Design uart_top, start of the top module:
module uart_top (
	input 		clk,    
	input 		rst_n,
	input 		uart_rx,
	output		uart_tx
);
Size in the first run: roughly 110 flip-flops, roughly 4 I/O pins, ~0.0055 sq mm of cells after synthesis.
Settings: LEC_CHECK=0, CAP_MARGIN=20, CORE_MARGIN=2, CORE_UTILIZATION=72, CTS_CLUSTER_DIAMETER=104, PLACE_DENSITY_LB_ADDON=0.28, SLEW_MARGIN=20; clock period 5.74 ns.
run.sh (not shown) runs the stock make flow with config.mk's settings and CLKGATE_MAP_FILE=.
Change:
Settings changed: CORE_UTILIZATION 72 to 40, CTS_CLUSTER_DIAMETER 104 to default, PLACE_DENSITY_LB_ADDON 0.28 to default.
Clock period 5.74 ns to 5.61 ns, I/O delays scaled along.
After rerunning: The changed run completed with no timing, DRC or antenna violations; total power rose by about 10%; sequential share of layout area falls by 1.4 points; worst hold slack is worse by 0.011 ns; critical path depth is unchanged; worst setup slack got worse by 0.14 ns; routed wire length went down by 0.79%; clock-buffer cell count decreases by 2; via count goes down by 4.4%; non-clock buffer count is unchanged.
Change:
Clock period 5.61 ns to 20.0 ns, I/O delays scaled along.
Outcome:
- The new run finished clean
- register-to-register slack improved by 14 ns
- global-route usage stays flat
- worst hold slack improved by 0.0034 ns
- sequential power fell by about 70%
- clock-buffer cell count rose by 2
- synthesized area does not change
- non-clock buffer count does not change
- power fell by about 70%
Change:
Settings changed: CORE_UTILIZATION 40 to 65, SETUP_SLACK_MARGIN from default to 4.89.
Cell count decreases by 9.4%.
Cell area shrinks by 3.7%.
Power decreases by 11%.
Maximum frequency goes up by 2.1%.
Clock skew climbs by 0.0044 ns.
Synthesized area does not change.
Utilization is higher by 25 points.
Combinational power fell by about 1%.
First-iteration DRC count grows by 11%.
Worst setup slack gets better by 0.11 ns.

---

== JK ==
The RTL this note starts from:
==> flow/design.v <==
module uart_rx#(
	parameter CLK_FRE 	= 50,
	parameter UART_RATE = 115200
	) (
	input 				clk,    
	input 				rst_n,
	output 	 			recv_en,	
	output reg 	[ 7:0] 	recv_data,	
	input 				rx_pin 
);
parameter  RATE_CNT = (CLK_FRE * 1000_000 / UART_RATE) - 1;
reg [10:0] clk_cnt;
localparam WAIT = 2'd0, START = 2'd1, RECV = 2'd2, STOP = 2'd3;
reg [1:0] state;
assign recv_en = clk_cnt == RATE_CNT * 3 / 2;
reg [ 7:0] recv_data_r;
reg [ 2:0] recv_cnt;
always@(posedge clk)
	if(!rst_n)begin
		state 		<= WAIT;
		clk_cnt 	<= 0;
		recv_data 	<= 0;
	end
	else
	case(state)
		WAIT:
			if(!rx_pin)begin 
				recv_cnt <= 'd0;
				state <= START;
			end
		START:begin 
			if(clk_cnt == RATE_CNT / 2)begin 
				clk_cnt <= 0;
				state <= RECV;
			end
			else
				clk_cnt <= clk_cnt + 1;
		end
		RECV:begin 
			if(clk_cnt == RATE_CNT)begin 
				clk_cnt <= 0;
				recv_data_r[recv_cnt] <= rx_pin;
				recv_cnt <= recv_cnt + 1;
				state <= (recv_cnt == 7 )?STOP : RECV ;
			end
			else
				clk_cnt <= clk_cnt + 1;
		end
		STOP:begin 
			recv_data <= recv_data_r;
			if(clk_cnt == RATE_CNT * 3 / 2)begin 
				clk_cnt <= 0;
				state <= WAIT;
			end
			else 
				clk_cnt <= clk_cnt + 1;
		end
	endcase
endmodule
module uart_tx#(
	parameter CLK_FRE 	= 50,
	parameter UART_RATE = 115200
	) (
	input 				clk,    
	input 				rst_n,
	input 				send_en ,	
	output 	 			send_busy ,	
	input 		[ 7:0] 	send_data ,	
	output reg 			tx_pin
);
parameter  RATE_CNT = (CLK_FRE * 1000_000 / UART_RATE) - 1;
reg [10:0] clk_cnt;
localparam WAIT = 2'd0, START = 2'd1, SEND = 2'd2, STOP = 2'd3;
reg [1:0] state;
assign send_busy = state != WAIT;
reg [ 7:0] send_data_r;
reg [ 2:0] send_cnt;
always@(posedge clk)
	if(!rst_n)begin
		state 	<= WAIT;
		clk_cnt <= 0;
		tx_pin 	<= 1;
	end
	else
	case(state)
		WAIT:
			if(send_en)begin 
				send_data_r <= send_data;
				send_cnt <= 'd0;
				state <= START;
			end
		START:begin 
			tx_pin <= 0;
			if(clk_cnt == RATE_CNT)begin 
				clk_cnt <= 0;
				state <= SEND;
			end
			else
				clk_cnt <= clk_cnt + 1;
		end
		SEND:begin 
			tx_pin <= send_data_r[send_cnt];
			if(clk_cnt == RATE_CNT)begin 
				clk_cnt <= 0;
				send_cnt <= send_cnt + 1;
				state <= (send_cnt == 7 )?STOP : SEND ;
			end
			else
				clk_cnt <= clk_cnt + 1;
		end
		STOP:begin 
			tx_pin <= 1;
			if(clk_cnt == RATE_CNT)begin 
				clk_cnt <= 0;
				state <= WAIT;
			end
			else
				clk_cnt <= clk_cnt + 1;
		end
	endcase
endmodule
module uart_top (
	input 		clk,    
	input 		rst_n,
	input 		uart_rx,
	output		uart_tx
);
parameter CLK_FRE 		= 50;
parameter UART_RATE 	= 115200;
localparam SEND = 2'd0, WAIT = 2'd1;
reg [1:0] state;
reg  [31:0] wait_cnt;
reg  [ 7:0] send_cnt;
reg  [ 7:0] send_data;
reg  	    send_en;
wire [ 7:0] recv_data;
wire 		recv_en;
wire 		send_busy;
parameter 	ENG_NUM  = 9; 
parameter 	CHE_NUM  = 2; 
parameter 	DATA_NUM = CHE_NUM * 3 + ENG_NUM;  
wire [ DATA_NUM * 8 - 1:0] char_data = {8'hE4,8'hBD,8'hA0,8'hE5,8'hA5,8'hBD,"  World","\r\n"};
wire [ 7:0] char_byte = (send_cnt < DATA_NUM) ? char_data[ (DATA_NUM - 1 - send_cnt) * 8 +: 8] : 8'h00;
always@(posedge clk)
	if(!rst_n)begin
		state 		<= SEND;
		wait_cnt 	<= 0;
		send_cnt 	<= 0;
		send_en 	<= 'b0;
	end
	else
	case(state)
		SEND:begin  
			if(send_cnt == DATA_NUM + 1)begin 
				send_en 	<= 'b0;
				send_cnt 	<=  0;
				state 		<= WAIT;
			end
			else if(!send_busy)begin
				send_en 	<= 'b1;
				send_data 	<= char_byte;
				send_cnt 	<= send_cnt + 1;
			end
		end
		WAIT: 
			if(wait_cnt == CLK_FRE * 1000_000)begin 
				wait_cnt <= 0;
				state <= SEND;
			end
			else begin
				send_en <= recv_en;
				send_data <= recv_data;
				wait_cnt <= wait_cnt + 1;
			end
	endcase
uart_tx #(
	.CLK_FRE 	(CLK_FRE 	),
	.UART_RATE 	(UART_RATE 	)
	)uart_tx_m0(
	.clk 		(clk 		),
	.rst_n 		(rst_n 		),
	.send_en 	(send_en 	),
	.send_busy 	(send_busy 	),
	.send_data 	(send_data 	),
	.tx_pin 	(uart_tx 	)
	);
uart_rx #(
	.CLK_FRE 	(CLK_FRE 	),
	.UART_RATE 	(UART_RATE 	)
	)uart_rx_m0(
	.clk 		(clk 		),
	.rst_n 		(rst_n 		),
	.recv_en 	(recv_en 	),
	.recv_data 	(recv_data 	),
	.rx_pin 	(uart_rx 	)
	);
endmodule
clock: 3.12 ns
lec_check: 0
cap_margin: 20
core_aspect_ratio: 0.91
core_margin: 2
core_utilization: 72
cts_cluster_diameter: 28
cts_cluster_size: 14
place_density_lb_addon: 0.15
setup_slack_margin: 0.93
slew_margin: 20
Relative to JK, the following input files were edited for AL:
- CORE_ASPECT_RATIO no longer set, was 0.91
- CTS_CLUSTER_DIAMETER now 104, was 28
- CTS_CLUSTER_SIZE now 12, was 14
- SETUP_SLACK_MARGIN now 0.92, was 0.93
Findings:
Comparing JK against AL, there is no change at all in count of boundary I/O pins. On clock skew, AL tracks JK almost exactly. Proportion of total power due to net switching: AL vs JK up 0.22 points. Comparing clock group total power for AL and JK, the bigger number came from JK. Last weighted congestion value of the routability-driven placer on AL is up relative to JK. Final cell count: AL vs JK, no meaningful difference. Relative to JK, worst setup slack has decreased by 12 ps in AL. As of AL, routed wire length had fallen by a few percent compared to JK. AL | status: complete | timing, DRC, antenna: pass. Diff JK -> AL: final critical path time including I/O delays and setup moved up, clock share of power moved down.

---

RTL: the design.v shown in full above, as it stands there.
clock: 3.23 ns
lec_check: 0
cap_margin: 20
core_margin: 2
core_utilization: 72
setup_slack_margin: 0.93
slew_margin: 20
Rerun with:
- SETUP_SLACK_MARGIN: 0.93 -> not set
- clock period: 3.23 -> 5.89 ns (I/O delays scaled with it)
The changed run finished with timing, DRC and antenna clean.
Synthesized area is unchanged.
Via count shrinks by 3.5%.
First-iteration DRC count is lower by 43%.
Rerun with:
- CTS_CLUSTER_DIAMETER: not set -> 104
- SETUP_SLACK_MARGIN: not set -> 0.77
- clock period: 5.89 -> 3.12 ns (I/O delays scaled with it)
Count of clock-buffer cells in the layout went up by 3.
Synthesized cell count is unchanged.
Sequential cell count does not change.
Clock power rises by 100%.
Hold slack improved by 0.021 ns.
Design area grows by 0.91%.
First-iteration DRC count goes down by 22%.
Routed wire length is higher by 0.50%.
Sequential share of layout area falls by 0.37 points.
Die area is unchanged.
Rerun with:
- CTS_CLUSTER_SIZE: not set -> 14
- HOLD_SLACK_MARGIN: not set -> 0.28
- PLACE_DENSITY_LB_ADDON: not set -> 0.15
- SETUP_SLACK_MARGIN: 0.77 -> 0.93
The new run passed the timing, design-rule and antenna checks.
Routed wire length rises by 2.4%.
Register-to-register slack is better by 0.16 ns.
First-iteration DRC count rises by 77%.
Cell area rises by 1.1%.
Setup slack is better by 0.16 ns.
Final cell count hardly moves.
Synthesized area stays the same.
Die area does not change.
Total power hardly moves.
Core utilization rises by 0.84 points.
Rerun with:
- CORE_ASPECT_RATIO: not set -> 0.91
- SETUP_SLACK_MARGIN: 0.93 -> 0.92
What happened:
- sequential power hardly moves
- core utilization drops by 1.2 points
- worst hold slack is better by 0.0087 ns
- via count is about the same
- wire length increases by a few percent
- maximum frequency increases slightly
- power came out higher by a few percent
- final cell count hardly moves
- worst setup slack is better by 0.0070 ns
Rerun with:
- CORE_ASPECT_RATIO: 0.91 -> not set
- CTS_CLUSTER_SIZE: 14 -> not set
- HOLD_SLACK_MARGIN: 0.28 -> not set
- SETUP_SLACK_MARGIN: 0.92 -> 0.93
What happened:
- non-clock buffer count decreases by 1
- clock skew is about the same
- core utilization increases by 1.2 points
- clock-buffer cell count stays the same
Power and IR drop assume default switching activity.
